== job 5823 ==
// alu
module alu(
	output reg[16 - 1:0] 		data_out,
	output reg 						  		valid_out,
	output reg							  		cmd_out,
	input [16 - 1:0] 			data_in,
	input 							  			valid_in,
	input 							  			cmd_in,
	output reg 									 	amm_read,
	output reg[8 - 1:0] 		amm_address,
	input [8 - 1:0] 			amm_readdata,
	input 									 			amm_waitrequest,
	input[1:0] 							 			amm_response,
	input clk,
	input rst_n
	);
Size: about 1700 cells after synthesis, roughly 640 flip-flops, roughly 58 I/O pins, about 28000 um2 of cells after synthesis.
clock: 4.78 ns
lec_check: 0
cap_margin: 20
core_margin: 2
core_utilization: 40
slew_margin: 20
run.sh (not shown) runs the stock make flow with config.mk's settings and CLKGATE_MAP_FILE=.
> inputs changed (job 5823 -> job 5140)
Settings: an added CTS_CLUSTER_SIZE of 37; a change of CORE_UTILIZATION from 40 to 72; a change of the clock period (ns, I/O delays scaled along) from 4.78 to 4.01.
==> results <==
- Job 5140 finished all stages; layout check result: FAIL, due to negative setup slack.
- Looking at count of nets after finishing, job 5140 sits above job 5823.
- Job 5140 vs. job 5823: final design instance area without fill decreased by 370 um2 relative to the old numbers; worst-case setup margin in the final layout decreased by 0.53 ns relative to the old numbers; clock-buffer cell count decreased by about 26% relative to the old numbers; utilization after layout increased by 38 points relative to the old numbers; logic area increased by 3.9% relative to the old numbers.
- On starting DRC count in detailed routing: between job 5140 and job 5823, it ends up lower for job 5823.
- Fraction of power consumed by combinational cells sits higher in job 5140 than in job 5823.
- Job 5140 vs job 5823: final weighted congestion of routability-driven global placement up by a few percent
Relative to job 5140, the following input files were edited for job 4951:
Settings: CTS_CLUSTER_DIAMETER: unset -> 25; PLACE_DENSITY: unset -> 0.37; the clock period (ns, I/O delays scaled along): 4.01 -> 3.79.
### Flow results
From job 5140 to job 4951, synthesized cell count did not move at all.
Delta (job 4951 minus job 5140): core utilization at floorplan stayed essentially flat; total standard cell area after synthesis stayed essentially flat; placed wire-length estimate rose by about 1.7%; share of flip-flops with an asynchronous set or reset after synthesis stayed essentially flat.
Looking at weighted congestion reported at the end of routability-driven placement, job 4951 sits above job 5140.
Job 4951 ended up with a higher post-CTS setup buffer count than job 5140 did.
Row number of cells upsized or downsized after cts: job 4951 higher / job 5140 lower
Compared with job 5140, job 4951 shows placement-stage cell area that has gone up slightly.
Job 4951 did not run to completion, as it errored out during 5_1_grt.
Against job 5140, clock buffer count from CTS in job 4951 rose by more than 100%.
Against job 5140, number of placed instances with taps included in job 4951 rose slightly.
Input-level comparison between job 3159 and job 4951:
Settings: MAX_ROUTING_LAYER newly set to met4; GPL_ROUTABILITY_DRIVEN newly set to 0; CTS_CLUSTER_DIAMETER removed (was 25); PLACE_DENSITY removed (was 0.37); CORE_UTILIZATION changed from 72 to 40; CTS_CLUSTER_SIZE removed (was 37); the clock period (ns, I/O delays scaled along) changed from 3.79 to 5.0.
==> comparison <==
- Looking at the reports, job 3159 completed the entire flow and the layout it produced met the timing, design-rule and antenna checks.
- Comparing job 3159 against job 4951, there is no change at all in async set-reset flop share out of synthesis.
- Diff job 4951 and job 3159: number of cells after detailed placement lower in job 4951
- The final reports for job 3159 and job 4951 show floorplan die area higher in the former.

* * *

Setup of job 5506:
Starting RTL as in the previous note.
make LEC_CHECK=0 CAP_MARGIN=10 CORE_MARGIN=2 CORE_UTILIZATION=69 CTS_CLUSTER_DIAMETER=27 GPL_TIMING_DRIVEN=1 MAX_ROUTING_LAYER=met4 SETUP_SLACK_MARGIN=0.62 SLEW_MARGIN=25 finish   # period 3.14 ns
Job 5506 did not run to completion, as it errored out during 5_1_grt.
Here is what was changed in the inputs of job 8611 compared with job 5506.
==> flow/config.mk <==
export PLATFORM = sky130hd
export DESIGN_NAME = alu
export DESIGN_NICKNAME = alu
export VERILOG_FILES = /design/flow/design.v
export SDC_FILE = /design/flow/constraint.sdc
export NUM_CORES = 4
export LEC_CHECK = 0
export ABC_AREA = 1
export CAP_MARGIN = 20
export CORE_MARGIN = 2
export CORE_UTILIZATION = 69
export SETUP_SLACK_MARGIN = 0.62
export SLEW_MARGIN = 20
export TNS_END_PERCENT = 5
==> flow/constraint.sdc <==
create_clock -name core_clock -period 2.74 [get_ports {clk}]
set_input_delay 0.5480 -clock core_clock [delete_from_list [all_inputs] [get_ports {clk}]]
set_output_delay 0.5480 -clock core_clock [all_outputs]
set_load 0.01 [all_outputs]
Notes after the runs:
- Against job 5506, HPWL after detailed placement in job 8611 came out worse.
- Job 8611 reports its main logic family after synthesis as simple AND/OR/NAND/NOR gates while job 5506 reports multiplexers.
- Going from job 5506 to job 8611, simple-gate area share of the yosys netlist now larger, worst-case setup slack after placement now smaller, mux cell area share after synthesis now smaller.
- Summary of job 8611 over job 5506: starting utilization of the core area now smaller, gate count of the mapped netlist now larger.
- Between job 8611 and job 5506, post-cts sizing count is higher for job 5506, job 8611 comes in under that.
- What the final checks of job 8611 revealed, after a flow that finished every stage, was a layout that fails on negative setup slack.
- In job 8611, the area after synthesis came out about 2% above the value in job 5506.
- Number of clock buffers inserted by TritonCTS: job 8611 < job 5506
> inputs changed (job 8611 -> job 2692)
--- a/flow/config.mk
+++ b/flow/config.mk
@@ -6,9 +6,6 @@
 export NUM_CORES = 4
 export LEC_CHECK = 0
-export ABC_AREA = 1
 export CAP_MARGIN = 20
 export CORE_MARGIN = 2
-export CORE_UTILIZATION = 69
-export SETUP_SLACK_MARGIN = 0.62
+export CORE_UTILIZATION = 40
 export SLEW_MARGIN = 20
-export TNS_END_PERCENT = 5
==> flow/constraint.sdc <==
create_clock -name core_clock -period 3.89 [get_ports {clk}]
set_input_delay 0.7780 -clock core_clock [delete_from_list [all_inputs] [get_ports {clk}]]
set_output_delay 0.7780 -clock core_clock [all_outputs]
set_load 0.01 [all_outputs]
- Status for job 2692 and job 8611: no clean run
- Job 8611: all stages done; final checks FAILED (negative setup slack).
- Against job 8611, job 2692 comes in 1 higher on H-tree depth reported by CTS.
- The final wirelength in job 2692 sits about 24% below the value recorded for job 8611.
- Summary: via total after detailed routing, job 2692 better than job 8611
- For job 2692, the end of the critical path was rez[8], unlike job 8611, where it was date[19][7].
Modified inputs, job 2918 compared to job 2692
--- a/flow/config.mk
+++ b/flow/config.mk
@@ -6,6 +6,7 @@
 export NUM_CORES = 4
 export LEC_CHECK = 0
+export ABC_AREA = 1
 export CAP_MARGIN = 20
 export CORE_MARGIN = 2
-export CORE_UTILIZATION = 40
+export CORE_UTILIZATION = 57
 export SLEW_MARGIN = 20
==> flow/constraint.sdc <==
create_clock -name core_clock -period 2.7 [get_ports {clk}]
set_input_delay 0.5400 -clock core_clock [delete_from_list [all_inputs] [get_ports {clk}]]
set_output_delay 0.5400 -clock core_clock [all_outputs]
set_load 0.01 [all_outputs]
--- outcome ---
- Every stage of job 2918 finished as expected; the final checks, on the other hand, flagged negative setup slack, which means the layout fails.
- Area after synthesis for job 2918: about 2% up relative to job 2692
- The final reports for job 2918 and job 2692 show fraction of the cycle the final worst path needs higher in the former.
- Adder and majority cell fraction of the synthesized area across job 2918 and job 2692: no real change.
- Changes observed in job 2918 relative to job 2692: internal cell power shows an increase of 53%; final area went up; wire length of the first global-routing pass saw an increase.
- Fmax: job 2918 higher than job 2692

* * *

== old ==
The RTL this note starts from:
==> flow/design.v <==
module alu(
	output reg[16 - 1:0] 		data_out,
	output reg 						  		valid_out,
	output reg							  		cmd_out,
	input [16 - 1:0] 			data_in,
	input 							  			valid_in,
	input 							  			cmd_in,
	output reg 									 	amm_read,
	output reg[8 - 1:0] 		amm_address,
	input [8 - 1:0] 			amm_readdata,
	input 									 			amm_waitrequest,
	input[1:0] 							 			amm_response,
	input clk,
	input rst_n
	);
	localparam ST_READ_HEAD = 3'h0, ST_READ_PAYLOAD = 3'h1, ST_DECODE = 3'h2, ST_OP_CODE = 3'h3,
	           ST_ERROR = 3'h4, ST_SEND = 3'h5, ST_SEND2 = 3'h6;
	reg[7:0] date[63:0];
	reg      is_addr[63:0];
	reg[5:0] numar_val;
	reg[5:0] i;
	reg[3:0] operatie;
	reg[2:0] state;
	reg[11:0] rez;
	reg       err;
	wire[5:0] last = numar_val - 6'd1;
	wire[7:0] cur  = date[i];
	reg[11:0] rez_next;
	reg       op_err;
	always @(*) begin
		rez_next = rez;
		op_err   = 1'b0;
		case(operatie)
			4'd0: rez_next = rez + {4'h0, cur};
			4'd1: rez_next = (i == 6'd0) ? {4'h0, cur} : (rez & {4'h0, cur});
			4'd2: rez_next = rez | {4'h0, cur};
			4'd3: rez_next = rez ^ {4'h0, cur};
			4'd4: if(numar_val == 6'd1) rez_next = {4'h0, ~cur}; else op_err = 1'b1;
			4'd5: if(numar_val == 6'd1) rez_next = {4'h0, cur} + 12'd1; else op_err = 1'b1;
			4'd6: if(numar_val == 6'd1) rez_next = {4'h0, cur} - 12'd1; else op_err = 1'b1;
			4'd7: if(numar_val == 6'd1) rez_next = {4'h0, 8'd0 - cur}; else op_err = 1'b1;
			4'd8: if(numar_val == 6'd2) rez_next = {4'h0, date[0] >> date[1]}; else op_err = 1'b1;
			4'd9: if(numar_val == 6'd2) rez_next = {4'h0, date[0] << date[1]}; else op_err = 1'b1;
			default: op_err = 1'b1;
		endcase
	end
	always @(posedge clk) begin
		if(!rst_n) begin
			state     <= ST_READ_HEAD;
			valid_out <= 1'b0;
			cmd_out   <= 1'b0;
			data_out  <= 0;
			amm_read  <= 1'b0;
			amm_address <= 0;
			i         <= 0;
			numar_val <= 0;
			operatie  <= 0;
			rez       <= 0;
			err       <= 1'b0;
		end
		else begin
			case(state)
				ST_READ_HEAD: begin
					valid_out <= 1'b0;
					cmd_out   <= 1'b0;
					i         <= 0;
					err       <= 1'b0;
					if(valid_in && cmd_in) begin
						numar_val <= data_in[5:0];
						operatie  <= data_in[11:8];
						if(data_in[5:0] == 6'd0)
							state <= ST_ERROR;
						else
							state <= ST_READ_PAYLOAD;
					end
				end
				ST_READ_PAYLOAD: begin
					if(valid_in) begin
						date[i]    <= data_in[7:0];
						is_addr[i] <= data_in[8];
						i <= i + 6'd1;
						if(i == last) begin
							i     <= 0;
							state <= ST_DECODE;
						end
					end
				end
				ST_DECODE: begin  
					if(is_addr[i]) begin
						if(!amm_read) begin
							amm_read    <= 1'b1;
							amm_address <= cur;
						end
						else if(!amm_waitrequest) begin
							amm_read <= 1'b0;
							if(amm_response != 2'b00)
								state <= ST_ERROR;
							else begin
								date[i]    <= amm_readdata;
								is_addr[i] <= 1'b0;
								i <= i + 6'd1;
								if(i == last) begin
									i     <= 0;
									rez   <= 0;
									state <= ST_OP_CODE;
								end
							end
						end
					end
					else begin
						i <= i + 6'd1;
						if(i == last) begin
							i     <= 0;
							rez   <= 0;
							state <= ST_OP_CODE;
						end
					end
				end
				ST_OP_CODE: begin  
					rez <= rez_next;
					i   <= i + 6'd1;
					if(op_err)
						state <= ST_ERROR;
					else if(i == last)
						state <= ST_SEND;
				end
				ST_ERROR: begin
					rez   <= 12'hbad;
					err   <= 1'b1;
					state <= ST_SEND;
				end
				ST_SEND: begin
					data_out  <= {11'h0, err, operatie};
					valid_out <= 1'b1;
					cmd_out   <= 1'b1;
					state     <= ST_SEND2;
				end
				ST_SEND2: begin
					data_out <= {4'h0, rez};
					cmd_out  <= 1'b0;
					state    <= ST_READ_HEAD;
				end
				default: state <= ST_READ_HEAD;
			endcase
		end
	end
endmodule
make LEC_CHECK=0 CAP_MARGIN=20 CORE_MARGIN=2 CORE_UTILIZATION=66 CTS_CLUSTER_DIAMETER=306 GPL_TIMING_DRIVEN=1 MAX_ROUTING_LAYER=met4 SETUP_SLACK_MARGIN=0.62 SLEW_MARGIN=25 finish   # period 3.14 ns
old finished all stages; layout check result: FAIL, due to negative setup slack.
### old -> new
Settings: SLEW_MARGIN now 20, was 25; CTS_CLUSTER_DIAMETER no longer set, was 306; CTS_CLUSTER_SIZE now 95, previously not set; MAX_ROUTING_LAYER no longer set, was met4; GPL_TIMING_DRIVEN no longer set, was 1; SETUP_SLACK_MARGIN no longer set, was 0.62; CORE_UTILIZATION now 67, was 66; the clock period (ns, I/O delays scaled along) now 6.21, was 3.14.
--- outcome ---
new ends up with a proportion of power drawn by the clock network that is 0.4 points lower than in old.
Changes observed in new relative to old: path length in cells of the critical path lost 4, worst-skew pair later-pin latency neither gained nor lost much, global-route wire length before repair lost about 12%, fraction of synthesis flops using an asynchronous set or reset pin neither gained nor lost much.
NOTE post-route cell area old->new decreased by more than 10%
The run showing the greater hold slack is new.
Having completed the whole flow, new delivered a layout that passed the timing, design-rule and antenna checks.
Diff old -> new | area of the core region | decrease of 830 sq um
Half-perimeter wire length after detailed placement is lower on new

* * *

lane 5:
RTL: the design.v shown in full above, as it stands there.
make LEC_CHECK=0 CAP_MARGIN=20 CELL_PAD_IN_SITES_DETAIL_PLACEMENT=2 CORE_ASPECT_RATIO=0.62 CORE_MARGIN=5 CORE_UTILIZATION=40 CTS_CLUSTER_SIZE=47 MAX_ROUTING_LAYER=met5 SLEW_MARGIN=40 TNS_END_PERCENT=35 finish   # period 5.0 ns
For lane 1, these inputs were changed with respect to lane 5:
Settings: CTS_CLUSTER_SIZE: 47 -> unset; CORE_MARGIN: 5 -> 2; SETUP_SLACK_MARGIN: unset -> 0.44; CORE_ASPECT_RATIO: 0.62 -> unset; CELL_PAD_IN_SITES_DETAIL_PLACEMENT: 2 -> unset; SLEW_MARGIN: 40 -> 20; TNS_END_PERCENT: 35 -> unset; MAX_ROUTING_LAYER: met5 -> unset; the clock period (ns, I/O delays scaled along): 5.0 -> 4.78.
## What came out
The area overhead of the layout relative to synthesis number comes out higher for lane 1 vs lane 5. Lane 1 against lane 5: power now sits higher; worst clock skew now sits higher; number of instances resized during post-cts repair now sits higher. Comparing lane 5 and lane 1, the lower total stage count of the critical path was measured on lane 1. rez[8] as the end of the critical path was reported by lane 5, and rez[9] by lane 1. Note that the number of global-route vias before repair recorded for lane 1 amounts to 0.841 times the value seen in lane 5. The estimated wirelength of the detail-placed design number comes out higher for lane 5 vs lane 1. In the reports for lane 5 and lane 1, the larger overall track demand over capacity in global routing belongs to lane 5.

* * *

// alu: RTL as listed in full above, without the edits since
clock: 3.42 ns
lec_check: 0
cap_margin: 15
core_margin: 2
core_utilization: 70
cts_cluster_diameter: 28
setup_slack_margin: 0.9
slew_margin: 20
The first run did not get past clock tree synthesis on DPL-0033.
Change:
--- a/flow/config.mk
+++ b/flow/config.mk
@@ -8 +8 @@
-export CAP_MARGIN = 15
+export CAP_MARGIN = 20
@@ -11,0 +12 @@
+export CTS_CLUSTER_SIZE = 31
After rerunning: The changed run failed in global routing, error GRT-0116; die area is unchanged; synthesized area is unchanged; synthesized cell count stays the same.
Change:
--- a/flow/config.mk
+++ b/flow/config.mk
@@ -10,4 +10 @@
-export CORE_UTILIZATION = 70
-export CTS_CLUSTER_DIAMETER = 28
-export CTS_CLUSTER_SIZE = 31
-export SETUP_SLACK_MARGIN = 0.9
+export CORE_UTILIZATION = 38
==> flow/constraint.sdc (replaced) <==
create_clock -name core_clock -period 6.21 [get_ports {clk}]
set_input_delay 1.2420 -clock core_clock [delete_from_list [all_inputs] [get_ports {clk}]]
set_output_delay 1.2420 -clock core_clock [all_outputs]
set_load 0.01 [all_outputs]
Outcome: The changed run ran to the end with no violations; die area is higher by 82%; area after synthesis stays the same; synthesized cell count does not change.
Change:
--- a/flow/config.mk
+++ b/flow/config.mk
@@ -7,0 +8 @@
+export ABC_AREA = 1
@@ -10 +11 @@
-export CORE_UTILIZATION = 38
+export CORE_UTILIZATION = 69
==> flow/constraint.sdc (replaced) <==
create_clock -name core_clock -period 2.74 [get_ports {clk}]
set_input_delay 0.5480 -clock core_clock [delete_from_list [all_inputs] [get_ports {clk}]]
set_output_delay 0.5480 -clock core_clock [all_outputs]
set_load 0.01 [all_outputs]
Outcome: The new run completed, yet does not pass: negative setup slack; design area grows by 7.2%; synthesized cell count grows by 59%; clock skew barely changes; cell count grows by about 25%; setup slack degrades by 1700 ps; worst hold slack degrades by 22 ps; utilization grows by 40 points; count of clock-buffer cells in the layout shrinks by 10; flip-flop count does not change.
Change:
--- a/flow/config.mk
+++ b/flow/config.mk
@@ -8 +7,0 @@
-export ABC_AREA = 1
@@ -11 +10 @@
-export CORE_UTILIZATION = 69
+export CORE_UTILIZATION = 66
==> flow/constraint.sdc (replaced) <==
create_clock -name core_clock -period 2.66 [get_ports {clk}]
set_input_delay 0.5320 -clock core_clock [delete_from_list [all_inputs] [get_ports {clk}]]
set_output_delay 0.5320 -clock core_clock [all_outputs]
set_load 0.01 [all_outputs]
Result: The changed run ran to the end with violations: negative setup slack; utilization went down by 2.1 points; combinational power goes down by 58%; worst hold slack gets better by 20 ps; setup slack loses 730 ps; via count is lower by 17%; design area barely changes; die size climbs by 2.4%; non-clock buffer count is higher by 35; critical path depth came out lower by 13; power falls by 4.3%.
Change:
--- a/flow/config.mk
+++ b/flow/config.mk
@@ -10 +10,3 @@
-export CORE_UTILIZATION = 66
+export CORE_UTILIZATION = 72
+export CTS_CLUSTER_DIAMETER = 399
+export CTS_CLUSTER_SIZE = 100
==> flow/constraint.sdc (replaced) <==
create_clock -name core_clock -period 3.08 [get_ports {clk}]
set_input_delay 0.6160 -clock core_clock [delete_from_list [all_inputs] [get_ports {clk}]]
set_output_delay 0.6160 -clock core_clock [all_outputs]
set_load 0.01 [all_outputs]
Result:
- The new run ended with an error in global routing
- die area drops by about 8%
- synthesized cell count stays the same
- synthesized area stays the same
Power figures rest on the tool's default switching activity, not on a simulated workload.
